==> flow/design.v (excerpt) <==
module CPU(
    input Clock,
    input Reset,
    input [15:0] Mem_Data,
	 input SerialValid,
	 input [15:0] SerialDataIn,
	 input [7:0] GamePad,
    output [15:0] Mem_Addr,
    output Mem_Write,
    output [15:0] Data_Out,
	 output [15:0] VGA_Start,
	 output [15:0] VGA_Row,
	 output SerialSend,
	 output SerialRead,
	 output [15:0] SerialDataOut
    );
	 wire [15:0] INS_TO_CPU;
	 wire [4:0] PSR_TO_CPU;
	 wire [3:0] OpCode;
	 wire [3:0] OpExt;
	 wire [3:0] RegIn;
	 wire [3:0] RegA;
	 wire [3:0] RegB;
	 wire [15:0] Immediate;
	 wire [7:0] PCImmediate;
	 wire [1:0] SelALU;
	 wire [15:0] A_to_Mux;
	 wire [15:0] A_to_ALU;
	 wire [15:0] B;
	 wire [15:0] S;
	 wire [15:0] PC_OUT;
	 wire [4:0] ALU_TO_PSR;
	 wire [15:0] Time;
	 CPU_Controller CPU_Control(Clock, Reset, INS_TO_CPU, PSR_TO_CPU, 
											GamePad, SerialDataIn, SerialValid, Time,
											OpCode, OpExt, RegWrite, RegIn, RegA, RegB, 
											Immediate, PCImmediate, SelALU, SelMEM, 
											Mem_Write, PCWrite, PCIncrement, 
											PCReset, IRReset, IRWrite, PSRReset, PSREnable,
											VGAS_R, VGAS_E, VGAR_R, VGAR_E,
											SerialSend, SerialRead);
	 RegFile2 rf(Clock, Reset, RegWrite, RegIn, RegA, RegB, S, A_to_Mux, B);
	 ALUmod brain(A_to_ALU, B, OpCode, S, OpExt, ALU_TO_PSR);
	 BusMux alu_mux(SelALU, Immediate, A_to_Mux, Mem_Data, PC_OUT, A_to_ALU);
	 Mux2 mem_mux(SelMEM, B, PC_OUT, Mem_Addr);
	 program_counter pc(Clock, PCReset, PCIncrement, PCImmediate, S, PCWrite, PC_OUT);
  ...
For scale: roughly 360 flip-flops.
Settings: LEC_CHECK=0, CAP_MARGIN=20, CORE_MARGIN=2, CORE_UTILIZATION=65, SETUP_SLACK_MARGIN=0.9, SLEW_MARGIN=20, TNS_END_PERCENT=5; clock period 8.62 ns.
run.sh (not shown) runs the stock make flow with config.mk's settings and CLKGATE_MAP_FILE=.
Then changed:
--- a/flow/config.mk
+++ b/flow/config.mk
@@ -8 +8,4 @@
-export CAP_MARGIN = 20
+export ABC_AREA = 1
+export CAP_MARGIN = 0
+export CELL_PAD_IN_SITES_GLOBAL_PLACEMENT = 2
+export CORE_ASPECT_RATIO = 0.71
@@ -10,2 +13,4 @@
-export CORE_UTILIZATION = 65
-export SETUP_SLACK_MARGIN = 0.9
+export CORE_UTILIZATION = 71
+export CTS_CLUSTER_DIAMETER = 218
+export CTS_CLUSTER_SIZE = 35
+export SETUP_SLACK_MARGIN = 0.37
@@ -13 +18 @@
-export TNS_END_PERCENT = 5
+export TNS_END_PERCENT = 15
==> flow/constraint.sdc (replaced) <==
create_clock -name core_clock -period 11.0 [get_ports {Clock}]
set_input_delay 2.2000 -clock core_clock [delete_from_list [all_inputs] [get_ports {Clock}]]
set_output_delay 2.2000 -clock core_clock [all_outputs]
set_load 0.01 [all_outputs]
What happened:
- This time the run did not get past 3_1_place_gp_skip_io (GPL-0301)
- die size decreases by a little under a tenth
- synthesized cell count increases by a quarter to a third
- area after synthesis increases slightly
Then changed:
==> flow/config.mk (replaced) <==
export PLATFORM = sky130hd
export DESIGN_NAME = CPU
export DESIGN_NICKNAME = CPU
export VERILOG_FILES = /design/flow/design.v
export SDC_FILE = /design/flow/constraint.sdc
export NUM_CORES = 4
export LEC_CHECK = 0
export CAP_MARGIN = 35
export CELL_PAD_IN_SITES_DETAIL_PLACEMENT = 2
export CORE_MARGIN = 4
export CORE_UTILIZATION = 33
export CTS_CLUSTER_DIAMETER = 172
export CTS_CLUSTER_SIZE = 21
export GPL_TIMING_DRIVEN = 0
export MAX_ROUTING_LAYER = met4
export PLACE_DENSITY_LB_ADDON = 0.16
export SLEW_MARGIN = 15
==> flow/constraint.sdc (replaced) <==
create_clock -name core_clock -period 8.91 [get_ports {Clock}]
set_input_delay 1.7820 -clock core_clock [delete_from_list [all_inputs] [get_ports {Clock}]]
set_output_delay 1.7820 -clock core_clock [all_outputs]
set_load 0.01 [all_outputs]
Result:
- This time the run finished with setup timing left
- area after synthesis drops slightly
- synthesized cell count drops by a quarter to a third
- die size climbs by well over a third
Then changed:
==> flow/config.mk (replaced) <==
export PLATFORM = sky130hd
export DESIGN_NAME = CPU
export DESIGN_NICKNAME = CPU
export VERILOG_FILES = /design/flow/design.v
export SDC_FILE = /design/flow/constraint.sdc
export NUM_CORES = 4
export LEC_CHECK = 0
export CAP_MARGIN = 15
export CELL_PAD_IN_SITES_DETAIL_PLACEMENT = 2
export CORE_MARGIN = 2
export CORE_UTILIZATION = 40
export CTS_CLUSTER_DIAMETER = 292
export CTS_CLUSTER_SIZE = 76
export GPL_ROUTABILITY_DRIVEN = 0
export GPL_TIMING_DRIVEN = 0
export HOLD_SLACK_MARGIN = -0.01
export MAX_ROUTING_LAYER = met4
export MIN_ROUTING_LAYER = met1
export PLACE_DENSITY_LB_ADDON = 0.28
export SETUP_SLACK_MARGIN = 0.26
export SLEW_MARGIN = 5
==> flow/constraint.sdc (replaced) <==
create_clock -name core_clock -period 13.0 [get_ports {Clock}]
set_input_delay 2.6000 -clock core_clock [delete_from_list [all_inputs] [get_ports {Clock}]]
set_output_delay 2.6000 -clock core_clock [all_outputs]
set_load 0.01 [all_outputs]
The changed run died in 5_1_grt.
Die size decreases by 20%.
Area after synthesis does not change.
Synthesized cell count stays the same.

---

Starting RTL as in the previous note.
==> flow/config.mk <==
export PLATFORM = sky130hd
export DESIGN_NAME = CPU
export DESIGN_NICKNAME = CPU
export VERILOG_FILES = /design/flow/design.v
export SDC_FILE = /design/flow/constraint.sdc
export NUM_CORES = 4
export LEC_CHECK = 0
export ABC_AREA = 0
export CAP_MARGIN = 20
export CELL_PAD_IN_SITES_GLOBAL_PLACEMENT = 0
export CORE_MARGIN = 2
export CORE_UTILIZATION = 72
export CTS_CLUSTER_DIAMETER = 35
export MAX_ROUTING_LAYER = met4
export MIN_ROUTING_LAYER = met1
export PLACE_DENSITY_LB_ADDON = 0.26
export SETUP_SLACK_MARGIN = 1.16
export SLEW_MARGIN = 20
export TNS_END_PERCENT = 35
==> flow/constraint.sdc <==
create_clock -name core_clock -period 8.51 [get_ports {Clock}]
set_input_delay 1.7020 -clock core_clock [delete_from_list [all_inputs] [get_ports {Clock}]]
set_output_delay 1.7020 -clock core_clock [all_outputs]
set_load 0.01 [all_outputs]
The baseline died in global routing.
==> next run, changes <==
Settings changed: ABC_AREA 0 to not set, CELL_PAD_IN_SITES_GLOBAL_PLACEMENT 0 to not set, CORE_UTILIZATION 72 to 61, CTS_CLUSTER_DIAMETER 35 to not set, MAX_ROUTING_LAYER met4 to not set, MIN_ROUTING_LAYER met1 to not set, PLACE_DENSITY_LB_ADDON 0.26 to not set, SETUP_SLACK_MARGIN 1.16 to 2.52, TNS_END_PERCENT 35 to not set.
Clock period 8.51 ns to 9.23 ns, I/O delays scaled along.
Result: This time the run finished with timing, DRC and antenna clean; synthesized cell count does not change; die size came out higher by about 18%; synthesized area is unchanged.

---

Setup of try-umber:
Starting RTL as in the previous note.
==> flow/design.v (excerpt) <==
module CPU(
    input Clock,
    input Reset,
    input [15:0] Mem_Data,
	 input SerialValid,
	 input [15:0] SerialDataIn,
	 input [7:0] GamePad,
    output [15:0] Mem_Addr,
    output Mem_Write,
    output [15:0] Data_Out,
	 output [15:0] VGA_Start,
	 output [15:0] VGA_Row,
	 output SerialSend,
	 output SerialRead,
	 output [15:0] SerialDataOut
    );
Settings: LEC_CHECK=0, ABC_AREA=1, CAP_MARGIN=10, CELL_PAD_IN_SITES_GLOBAL_PLACEMENT=3, CORE_MARGIN=9, CORE_UTILIZATION=21, CTS_CLUSTER_DIAMETER=76, HOLD_SLACK_MARGIN=0.02, MAX_ROUTING_LAYER=met4, MIN_ROUTING_LAYER=met1, SLEW_MARGIN=20, TNS_END_PERCENT=35; clock period 11.7 ns.
Changes in try-harbor relative to try-umber:
Settings: putting GPL_TIMING_DRIVEN at 0 where nothing was set; swapping 10 for 35 in CAP_MARGIN; putting PLACE_DENSITY at 0.52 where nothing was set; clearing CTS_CLUSTER_DIAMETER, which used to be 76; clearing MIN_ROUTING_LAYER, which used to be met1; putting CELL_PAD_IN_SITES_DETAIL_PLACEMENT at 2 where nothing was set; swapping 20 for 0 in SLEW_MARGIN; clearing MAX_ROUTING_LAYER, which used to be met4; clearing HOLD_SLACK_MARGIN, which used to be 0.02; clearing CELL_PAD_IN_SITES_GLOBAL_PLACEMENT, which used to be 3; clearing ABC_AREA, which used to be 1; swapping 21 for 22 in CORE_UTILIZATION; swapping 9 for 3 in CORE_MARGIN; swapping 35 for 80 in TNS_END_PERCENT; putting CORE_ASPECT_RATIO at 0.71 where nothing was set; swapping 11.7 for 7.28 in the clock period (ns, I/O delays scaled along).
Notes after the runs:
- try-harbor vs try-umber, biggest combinational cell group after synthesis: AND-OR/OR-AND gates vs simple AND/OR/NAND/NOR gates
- Comparing count of inserted tapcells for try-harbor and try-umber, the smaller number came from try-harbor.
- Re summed standard-cell area reported by yosys: try-harbor is about 0.7% down on try-umber.
- Of try-harbor and try-umber, try-umber shows the higher synthesized instance count, with try-harbor below it.
- Summary of try-harbor over try-umber: multiplexer share of the synthesized area increased 6.4 points, sequential element share of the synthesized area increased 0.26 points, met2 capacity usage during global routing increased 6.1 points, power increased about 140%, final area increased about 17%.
- Complete run, failing final checks: try-harbor, reason negative setup slack.
- Comparing try-harbor and try-umber, share of the clock period used by the worst path is higher on try-harbor.
- Relative to try-umber, the synthesized area of try-harbor is lower by about 0.7%.
diff inputs: try-harbor => try-yarrow
Settings: TNS_END_PERCENT removed (was 80); CORE_UTILIZATION changed from 22 to 40; CORE_ASPECT_RATIO removed (was 0.71); SLEW_MARGIN changed from 0 to 20; GPL_TIMING_DRIVEN removed (was 0); CORE_MARGIN changed from 3 to 2; CAP_MARGIN changed from 35 to 20; CELL_PAD_IN_SITES_DETAIL_PLACEMENT removed (was 2); PLACE_DENSITY changed from 0.52 to 0.6; SETUP_SLACK_MARGIN newly set to 0.88; the clock period (ns, I/O delays scaled along) changed from 7.28 to 12.8.
Findings:
try-yarrow went all the way through the flow, and no timing, DRC or antenna check failed.
Going from try-harbor to try-yarrow, the total power was found to have gone down by about 60%.
On yosys synthesis chip area, try-harbor and try-yarrow are basically level.
Setup slack ends up higher on try-yarrow.
Changes in try-violet relative to try-yarrow:
Settings: CORE_UTILIZATION changed from 40 to 70; PLACE_DENSITY removed (was 0.6); PLACE_DENSITY_LB_ADDON newly set to 0.0; CTS_CLUSTER_DIAMETER newly set to 201; SETUP_SLACK_MARGIN changed from 0.88 to 1.84; CTS_CLUSTER_SIZE newly set to 74; ABC_AREA newly set to 0; the clock period (ns, I/O delays scaled along) changed from 12.8 to 6.44.
Status: try-violet FAILED at global routing (tool error)
Cmp try-violet vs try-yarrow: clock buffer count from CTS lower in try-violet
[compare] base=try-yarrow new=try-violet: estimated wirelength of the detail-placed design barely changed; chip area estimate from yosys synthesis barely changed; maximum number of buffers from clock root to sink barely changed; die extent in y dropped 24%.
Compared with try-yarrow, try-violet shows a higher total of cells resized after clock tree synthesis.
Against try-yarrow, try-violet comes in 25000 um2 lower on area of the core.
In try-violet relative to try-yarrow, width of the die had gone down by more than 10%.

---

CPU again, from the RTL that the note above started with.
export LEC_CHECK = 0
export ABC_AREA = 0
export CAP_MARGIN = 20
export CELL_PAD_IN_SITES_GLOBAL_PLACEMENT = 0
export CORE_MARGIN = 2
export CORE_UTILIZATION = 66
export CTS_CLUSTER_DIAMETER = 29
export CTS_CLUSTER_SIZE = 85
export MAX_ROUTING_LAYER = met4
export MIN_ROUTING_LAYER = met1
export SETUP_SLACK_MARGIN = 1.16
export SLEW_MARGIN = 20
export TNS_END_PERCENT = 35
create_clock -name core_clock -period 7.09 [get_ports {Clock}]
The first run aborted during global routing (5_1_grt).
Change:
CELL_PAD_IN_SITES_GLOBAL_PLACEMENT = default   (was 0)
CORE_UTILIZATION = 70   (was 66)
CTS_CLUSTER_DIAMETER = 201   (was 29)
CTS_CLUSTER_SIZE = 21   (was 85)
MAX_ROUTING_LAYER = default   (was met4)
MIN_ROUTING_LAYER = default   (was met1)
SETUP_SLACK_MARGIN = 1.71   (was 1.16)
TNS_END_PERCENT = default   (was 35)
clock period = 6.44 ns   (was 7.09 ns; I/O delays follow)
Outcome: The changed run failed in global routing (5_1_grt), error GRT-0116; area after synthesis stays the same; synthesized cell count does not change; die size falls by 5.6%.
Change:
CELL_PAD_IN_SITES_GLOBAL_PLACEMENT = 0   (was default)
CORE_UTILIZATION = 66   (was 70)
CTS_CLUSTER_DIAMETER = default   (was 201)
CTS_CLUSTER_SIZE = default   (was 21)
MAX_ROUTING_LAYER = met4   (was default)
MIN_ROUTING_LAYER = met1   (was default)
SETUP_SLACK_MARGIN = 1.16   (was 1.71)
TNS_END_PERCENT = 35   (was default)
clock period = 8.51 ns   (was 6.44 ns; I/O delays follow)
With this change the flow ran to the end with no violations; die area goes up by about 6%; synthesized area is unchanged; synthesized cell count is unchanged.

---

CPU again, from the RTL that the note above started with.
Settings: LEC_CHECK=0, CAP_MARGIN=35, CORE_MARGIN=5, CORE_UTILIZATION=38, MAX_ROUTING_LAYER=met4, PLACE_DENSITY=0.6, SLEW_MARGIN=15; clock period 13.0 ns.
The starting point completed without violations.
Next try:
ABC_AREA = 1   (was not set)
CAP_MARGIN = 10   (was 35)
CELL_PAD_IN_SITES_DETAIL_PLACEMENT = 1   (was not set)
CELL_PAD_IN_SITES_GLOBAL_PLACEMENT = 3   (was not set)
CORE_MARGIN = 9   (was 5)
CORE_UTILIZATION = 53   (was 38)
CTS_CLUSTER_DIAMETER = 51   (was not set)
HOLD_SLACK_MARGIN = 0.02   (was not set)
MIN_ROUTING_LAYER = met1   (was not set)
PLACE_DENSITY = not set   (was 0.6)
SLEW_MARGIN = 20   (was 15)
TNS_END_PERCENT = 35   (was not set)
clock period = 11.7 ns   (was 13.0 ns; I/O delays follow)
=> The new run stopped in global placement without I/O (3_1_place_gp_skip_io) (GPL-0301). Die size fell by about a fifth. Synthesized cell count rose by a quarter to a third. Synthesized area rose slightly.
Power and IR drop assume default switching activity.
